Design cpu, start of the top module:
module cpu(
    input rst_n, clk,
    input [31:0] imem_insn,
    output [31:0] imem_addr,
    output [31:0] trace_instruction, trace_rd_value,
    output [11:0] trace_imm,
    output [4:0] trace_rd, trace_rs1, trace_rs2
);
Settings: LEC_CHECK=0, CAP_MARGIN=15, CELL_PAD_IN_SITES_DETAIL_PLACEMENT=0, CELL_PAD_IN_SITES_GLOBAL_PLACEMENT=0, CORE_MARGIN=2, CORE_UTILIZATION=72, CTS_CLUSTER_SIZE=42, GPL_ROUTABILITY_DRIVEN=1, MAX_ROUTING_LAYER=met4, PLACE_DENSITY_LB_ADDON=0.05, SLEW_MARGIN=20; clock period 3.03 ns.
run.sh (not shown) runs the stock make flow with config.mk's settings and CLKGATE_MAP_FILE=.
The first run never finished: it broke off in global routing.
Change:
- ABC_AREA: default -> 1
- CAP_MARGIN: 15 -> 20
- CELL_PAD_IN_SITES_DETAIL_PLACEMENT: 0 -> 2
- CELL_PAD_IN_SITES_GLOBAL_PLACEMENT: 0 -> default
- CORE_ASPECT_RATIO: default -> 0.96
- CORE_MARGIN: 2 -> 3
- CORE_UTILIZATION: 72 -> 50
- CTS_CLUSTER_DIAMETER: default -> 131
- CTS_CLUSTER_SIZE: 42 -> default
- GPL_ROUTABILITY_DRIVEN: 1 -> 0
- GPL_TIMING_DRIVEN: default -> 0
- MAX_ROUTING_LAYER: met4 -> default
- MIN_ROUTING_LAYER: default -> met2
- PLACE_DENSITY_LB_ADDON: 0.05 -> default
- SLEW_MARGIN: 20 -> 25
- clock period: 3.03 -> 5.0 ns (I/O delays scaled with it)
Now the flow failed in detailed placement.
Die area goes up by 54%.
Synthesized area climbs by 6.3%.
Synthesized cell count increases by 69%.
Change:
- CELL_PAD_IN_SITES_DETAIL_PLACEMENT: 2 -> default
- CORE_ASPECT_RATIO: 0.96 -> default
- CORE_MARGIN: 3 -> 2
- CORE_UTILIZATION: 50 -> 72
- CTS_CLUSTER_DIAMETER: 131 -> default
- CTS_CLUSTER_SIZE: default -> 10
- GPL_ROUTABILITY_DRIVEN: 0 -> default
- GPL_TIMING_DRIVEN: 0 -> default
- MIN_ROUTING_LAYER: met2 -> default
- SLEW_MARGIN: 25 -> 20
- clock period: 5.0 -> 4.43 ns (I/O delays scaled with it)
After rerunning: This time the run did not get past global routing with GRT-0232; die size goes down by 31%; area after synthesis stays the same; synthesized cell count does not change.
Change:
- ABC_AREA: 1 -> default
- CORE_UTILIZATION: 72 -> 61
- CTS_CLUSTER_SIZE: 10 -> default
- SETUP_SLACK_MARGIN: default -> 0.99
- clock period: 4.43 -> 3.63 ns (I/O delays scaled with it)
=> This time the run finished clean; die area is higher by 11%; synthesized area is lower by 6.0%; synthesized cell count is lower by 41%.

## JK
cpu again, from the RTL that the note above started with.
clock: 3.03 ns
lec_check: 0
cap_margin: 15
cell_pad_in_sites_detail_placement: 0
cell_pad_in_sites_global_placement: 0
core_margin: 2
core_utilization: 69
gpl_routability_driven: 1
max_routing_layer: met4
place_density: 0.64
slew_margin: 20
JK terminated abnormally: global routing (5_1_grt) reported GRT-0116.
[inputs] MS vs JK
# JK
export LEC_CHECK = 0
export CAP_MARGIN = 15
export CELL_PAD_IN_SITES_DETAIL_PLACEMENT = 0
export CELL_PAD_IN_SITES_GLOBAL_PLACEMENT = 0
export CORE_MARGIN = 2
export CORE_UTILIZATION = 69
export GPL_ROUTABILITY_DRIVEN = 1
export MAX_ROUTING_LAYER = met4
export PLACE_DENSITY = 0.64
export SLEW_MARGIN = 20
create_clock -name core_clock -period 3.03 [get_ports {clk}]
# MS
export LEC_CHECK = 0
export CAP_MARGIN = 20
export CORE_MARGIN = 2
export CORE_UTILIZATION = 50
export SLEW_MARGIN = 20
create_clock -name core_clock -period 4.74 [get_ports {clk}]
[summary]
MS completed end to end with timing, DRC and antenna clean. JK has a higher count of buffers added by post-CTS timing repair for setup than MS. From JK to MS, synthesized cell count did not move at all. Delta (MS minus JK): width of the chip higher, die size higher.
Changes in AL relative to MS:
# MS
export LEC_CHECK = 0
export CAP_MARGIN = 20
export CORE_MARGIN = 2
export CORE_UTILIZATION = 50
export SLEW_MARGIN = 20
create_clock -name core_clock -period 4.74 [get_ports {clk}]
# AL
export LEC_CHECK = 0
export CAP_MARGIN = 40
export CORE_MARGIN = 2
export CORE_UTILIZATION = 72
export CTS_CLUSTER_DIAMETER = 381
export CTS_CLUSTER_SIZE = 40
export PLACE_DENSITY = 0.65
export SETUP_SLACK_MARGIN = 0.67
export SLEW_MARGIN = 20
create_clock -name core_clock -period 3.57 [get_ports {clk}]
==> comparison <==
The log for AL ends in global routing (5_1_grt) with error GRT-0116, so the run never completed. Reported for MS and AL, cell area after synthesis turned out identical to the last digit. Per the comparison of AL with MS, cell count after placement has decreased; HPWL reported at the end of detailed placement has increased; H-tree depth has decreased. AL: floorplan utilization is 22 points higher than what MS reported. Area after detailed placement (AL over MS): increase, about 2.2%.
Changes in TR relative to AL:
# AL
export LEC_CHECK = 0
export CAP_MARGIN = 40
export CORE_MARGIN = 2
export CORE_UTILIZATION = 72
export CTS_CLUSTER_DIAMETER = 381
export CTS_CLUSTER_SIZE = 40
export PLACE_DENSITY = 0.65
export SETUP_SLACK_MARGIN = 0.67
export SLEW_MARGIN = 20
create_clock -name core_clock -period 3.57 [get_ports {clk}]
# TR
export LEC_CHECK = 0
export CAP_MARGIN = 15
export CELL_PAD_IN_SITES_DETAIL_PLACEMENT = 0
export CELL_PAD_IN_SITES_GLOBAL_PLACEMENT = 0
export CORE_MARGIN = 2
export CORE_UTILIZATION = 68
export CTS_CLUSTER_DIAMETER = 347
export GPL_ROUTABILITY_DRIVEN = 1
export HOLD_SLACK_MARGIN = -0.08
export MAX_ROUTING_LAYER = met4
export SLEW_MARGIN = 20
create_clock -name core_clock -period 1.87 [get_ports {clk}]
### Flow results
AL did not finish; the tool stopped in global routing (5_1_grt) with error GRT-0116.
Status: TR FAILED at global routing (5_1_grt) (tool error)
TR vs AL, width of the chip went up by 8.7 um.
Changes observed in TR relative to AL: worst setup slack before clock tree synthesis went down, fraction of registers with async set/reset neither gained nor lost much, tally of unique sky130hd cells used after synthesis stayed essentially flat, number of resized instances in the post-cts repair step rose about 23%.
Changes observed in TR relative to AL: cell area after placement higher; placed cell count rose by 13%; die outline area rose by 5300 um^2; sum of net half-perimeters after detailed placement up about 7%.
Input changes introduced in PW (baseline for comparison: TR):
# TR
export LEC_CHECK = 0
export CAP_MARGIN = 15
export CELL_PAD_IN_SITES_DETAIL_PLACEMENT = 0
export CELL_PAD_IN_SITES_GLOBAL_PLACEMENT = 0
export CORE_MARGIN = 2
export CORE_UTILIZATION = 68
export CTS_CLUSTER_DIAMETER = 347
export GPL_ROUTABILITY_DRIVEN = 1
export HOLD_SLACK_MARGIN = -0.08
export MAX_ROUTING_LAYER = met4
export SLEW_MARGIN = 20
create_clock -name core_clock -period 1.87 [get_ports {clk}]
# PW
export LEC_CHECK = 0
export CAP_MARGIN = 20
export CORE_MARGIN = 2
export CORE_UTILIZATION = 47
export SLEW_MARGIN = 20
create_clock -name core_clock -period 4.74 [get_ports {clk}]
### Flow results
What ended TR was a tool error in global routing (5_1_grt); the run never finished.
PW finished every stage and its layout cleared the timing, DRC and antenna checks.
Cmp TR and PW / chip width / higher: PW
On pre-CTS worst setup slack, TR loses to PW.
[compare] base=TR new=PW: total cell area reported by yosys after synthesis shows no meaningful change; number of buffers inserted to repair setup after CTS decreased by 105 relative to the old numbers; cell resize tally after clock tree synthesis went down; post-placement cell area moved down.
| total CTS buffers | PW vs TR | 9 higher |
The number of cells after detailed placement in PW sits 5.9% below the value recorded for TR.
